Setup of build 83:
==> flow/design.v <==
module LASER (
    input CLK,
    input RST,
    input [3:0] X,
    input [3:0] Y,
    output reg [3:0] C1X,
    output reg [3:0] C1Y,
    output reg [3:0] C2X,
    output reg [3:0] C2Y,
    output reg DONE
);
    localparam S_IDLE           = 4'd0;
    localparam S_READ           = 4'd1;
    localparam S_INIT_C1        = 4'd2;
    localparam S_CALC_C1        = 4'd3;
    localparam S_UPDATE_C1      = 4'd4;
    localparam S_INIT_C2        = 4'd5;
    localparam S_CALC_C2        = 4'd6;
    localparam S_UPDATE_C2      = 4'd7;
    localparam S_CHECK_CONV     = 4'd8;
    localparam S_DONE           = 4'd9;
    localparam S_WAIT           = 4'd10;
    reg [3:0] state;
    reg [5:0] pixel_count;
    reg [3:0] X_MEM [0:39];
    reg [3:0] Y_MEM [0:39];
    reg [5:0] mark_data;        
    reg [3:0] index_X, index_Y; 
    reg [5:0] current_hit_count;
    reg [5:0] best_hit_count;
    reg [3:0] best_c1x, best_c1y;
    reg [3:0] best_c2x, best_c2y;
    reg [3:0] old_c1x, old_c1y, old_c2x, old_c2y;
    reg p0_scan, p1_scan, p2_scan, p3_scan;    
    reg p0_fix,  p1_fix,  p2_fix,  p3_fix;     
    reg hit0, hit1, hit2, hit3;                
    reg [3:0] fixed_cx, fixed_cy;
    always @(posedge CLK or posedge RST) begin
        if (RST) begin
            state <= S_IDLE;
            pixel_count <= 0;
            DONE <= 0;
            C1X <= 0; C1Y <= 0; C2X <= 0; C2Y <= 0;
            mark_data <= 0;
            index_X <= 0; index_Y <= 0;
            current_hit_count <= 0; best_hit_count <= 0;
            best_c1x <= 0; best_c1y <= 0; best_c2x <= 0; best_c2y <= 0;
        end
        else begin
            case(state)
                S_IDLE: begin
                    DONE <= 0;
                    state <= S_READ;
                    best_c1x <= 0; best_c1y <= 0; best_c2x <= 0; best_c2y <= 0;
                    X_MEM[pixel_count] <= X;
                    Y_MEM[pixel_count] <= Y;
                    pixel_count <= pixel_count + 1;
                end
                S_READ: begin
                    X_MEM[pixel_count] <= X;
                    Y_MEM[pixel_count] <= Y;
                    if (pixel_count >= 39) begin
                        pixel_count <= 0;
                        state <= S_INIT_C1; 
                    end
                    else begin
                        pixel_count <= pixel_count + 1;
                    end
                end
                S_INIT_C1: begin
                    index_X <= 0;
                    index_Y <= 0;
                    best_hit_count <= 0; 
                    old_c1x <= best_c1x; old_c1y <= best_c1y;
                    old_c2x <= best_c2x; old_c2y <= best_c2y;
                    state <= S_CALC_C1;
                    mark_data <= 0;
                    current_hit_count <= 0;
                end
                S_CALC_C1: begin
                    current_hit_count <= current_hit_count + hit0 + hit1 + hit2 + hit3;
                    if (mark_data == 36) begin
                        state <= S_UPDATE_C1;
                        mark_data <= 0;
                    end
                    else begin
                        mark_data <= mark_data + 4;
                    end
                end
                S_UPDATE_C1: begin
                    if (current_hit_count >= best_hit_count) begin
                        best_hit_count <= current_hit_count;
                        best_c1x <= index_X;
                        best_c1y <= index_Y;
                    end
                    current_hit_count <= 0;
                    if (index_X == 15 && index_Y == 15) begin
                        state <= S_INIT_C2;
                    end
                    else begin
                        if (index_X == 15) begin
                            index_X <= 0;
                            index_Y <= index_Y + 1;
                        end else begin
                            index_X <= index_X + 1;
                        end
                        state <= S_CALC_C1; 
                    end
                end
                S_INIT_C2: begin
                    index_X <= 0;
                    index_Y <= 0;
                    best_hit_count <= 0; 
                    state <= S_CALC_C2;
                    mark_data <= 0;
                    current_hit_count <= 0;
                end
                S_CALC_C2: begin
                    current_hit_count <= current_hit_count + hit0 + hit1 + hit2 + hit3;
                    if (mark_data == 36) begin
                        state <= S_UPDATE_C2;
                        mark_data <= 0;
                    end
                    else begin
                        mark_data <= mark_data + 4;
                    end
                end
                S_UPDATE_C2: begin
                    if (current_hit_count >= best_hit_count) begin
                        best_hit_count <= current_hit_count;
                        best_c2x <= index_X;
                        best_c2y <= index_Y;
                    end
                    current_hit_count <= 0;
                    if (index_X == 15 && index_Y == 15) begin
                        state <= S_CHECK_CONV; 
                    end
                    else begin
                        if (index_X == 15) begin
                            index_X <= 0;
                            index_Y <= index_Y + 1;
                        end else begin
                            index_X <= index_X + 1;
                        end
                        state <= S_CALC_C2;
                    end
                end
                S_CHECK_CONV: begin
                    if (old_c1x == best_c1x && old_c1y == best_c1y && 
                        old_c2x == best_c2x && old_c2y == best_c2y) begin
                        state <= S_DONE;
                    end
                    else begin
                        state <= S_INIT_C1;
                    end
                end
                S_DONE: begin
                    C1X <= best_c1x; C1Y <= best_c1y;
                    C2X <= best_c2x; C2Y <= best_c2y;
                    DONE <= 1;
                    state <= S_WAIT;
                end
                S_WAIT: begin
                    DONE <= 0;
                    state <= S_IDLE;
                end
                default: state <= S_IDLE;
            endcase
        end
    end
    function check_hit;
        input [3:0] tx, ty, cx, cy;
        reg [3:0] abs_dx, abs_dy;
        begin
            abs_dx = (tx >= cx) ? (tx - cx) : (cx - tx);
            abs_dy = (ty >= cy) ? (ty - cy) : (cy - ty);
            if ( (abs_dx + abs_dy <= 4) || (abs_dx == 2 && abs_dy == 3) || (abs_dx == 3 && abs_dy == 2) )
                check_hit = 1'b1;
            else
                check_hit = 1'b0;
        end
    endfunction
    always @(*) begin
        if (state == S_CALC_C1) begin
            fixed_cx = best_c2x;
            fixed_cy = best_c2y;
        end
        else begin 
            fixed_cx = best_c1x;
            fixed_cy = best_c1y;
        end
    end
    always @(*) begin
        p0_scan = check_hit(X_MEM[mark_data],   Y_MEM[mark_data],   index_X, index_Y);
        p1_scan = check_hit(X_MEM[mark_data+1], Y_MEM[mark_data+1], index_X, index_Y);
        p2_scan = check_hit(X_MEM[mark_data+2], Y_MEM[mark_data+2], index_X, index_Y);
        p3_scan = check_hit(X_MEM[mark_data+3], Y_MEM[mark_data+3], index_X, index_Y);
        p0_fix = check_hit(X_MEM[mark_data],   Y_MEM[mark_data],   fixed_cx, fixed_cy);
        p1_fix = check_hit(X_MEM[mark_data+1], Y_MEM[mark_data+1], fixed_cx, fixed_cy);
        p2_fix = check_hit(X_MEM[mark_data+2], Y_MEM[mark_data+2], fixed_cx, fixed_cy);
        p3_fix = check_hit(X_MEM[mark_data+3], Y_MEM[mark_data+3], fixed_cx, fixed_cy);
        hit0 = p0_scan || p0_fix;
        hit1 = p1_scan || p1_fix;
        hit2 = p2_scan || p2_fix;
        hit3 = p3_scan || p3_fix;
    end
endmodule
Settings: LEC_CHECK=0, ABC_AREA=1, CAP_MARGIN=20, CORE_MARGIN=2, CORE_UTILIZATION=68, CTS_CLUSTER_SIZE=98, SLEW_MARGIN=20; clock period 7.38 ns.
run.sh (not shown) runs the stock make flow with config.mk's settings and CLKGATE_MAP_FILE=.
Build 83 completed every stage of the flow, and the final layout passed the timing, DRC and antenna checks.
### build 83 -> build 82
Settings: removing CTS_CLUSTER_SIZE (formerly 98); changing the clock period (ns, I/O delays scaled along) from 7.38 to 5.39.
==> comparison <==
- Out of build 82 and build 83, the only run to close with the timing, DRC and antenna checks passing was build 83.
- When build 82 is measured against build 83, its layout overhead on the synthesized area turns out 16 points higher.
- The total power of build 82 was inferior to that of build 83.
- Between build 83 and build 82, global-route usage increased.
- Met3 wire length, build 82 vs build 83: up by more than a quarter
- Looking at slowest cell on the critical path, the fa_2 result is from build 82; the nand3_1 one comes from build 83.
Edits applied to the flow inputs when going from build 82 to build 78:
Settings: CORE_UTILIZATION: 68 -> 59; the clock period (ns, I/O delays scaled along): 5.39 -> 6.02.
Notes after the runs:
Build 82 and build 78: one clean run, build 78; the rest did not finish clean. Relative to build 82, the number of global-route vias before repair of build 78 is lower by 13%. Build 78 ended up with fa_1 as its slowest cell on the critical path; build 82 ended up with fa_2. Between build 78 and build 82, the difference in clock power is negligible. Cmp build 78 and build 82 / register share of the cell area / higher: build 78. Relative to build 82, final period utilization decreased by 11 points in build 78. Maximum achievable frequency: build 78 vs build 82 down about 0.5%. [compare] base=build 82 new=build 78: routed wire length -13%; cell leakage power fell by 7.8%; total non-filler cell area in the finished layout fell by 7.0%; total power consumption of the routed design lower; number of well taps went up by 16%. Final instance count without filler cells: build 78 < build 82.
diff inputs: build 78 => build 49
Settings: clearing ABC_AREA, which used to be 1; swapping 59 for 40 in CORE_UTILIZATION; swapping 6.02 for 6.6 in the clock period (ns, I/O delays scaled along).
==> results <==
Build 49: full flow OK, the timing, DRC and antenna checks passed. On post-route fraction of the period consumed by the critical path, the lower figure sits with build 49, not build 78. Build 49 ended with less global-route met3 utilization than build 78. Between build 49 and build 78, the clock power is higher for build 78. Going from build 78 to build 49, worst-case setup margin in the final layout grows by 74 ps. Taking build 78 as the reference point, the number of non-filler instances in the completed layout of build 49 falls by 367. For build 49, the largest family of logic cells by area was AND-OR/OR-AND gates, unlike build 78, where it was simple AND/OR/NAND/NOR gates.
Power and IR drop assume default switching activity.
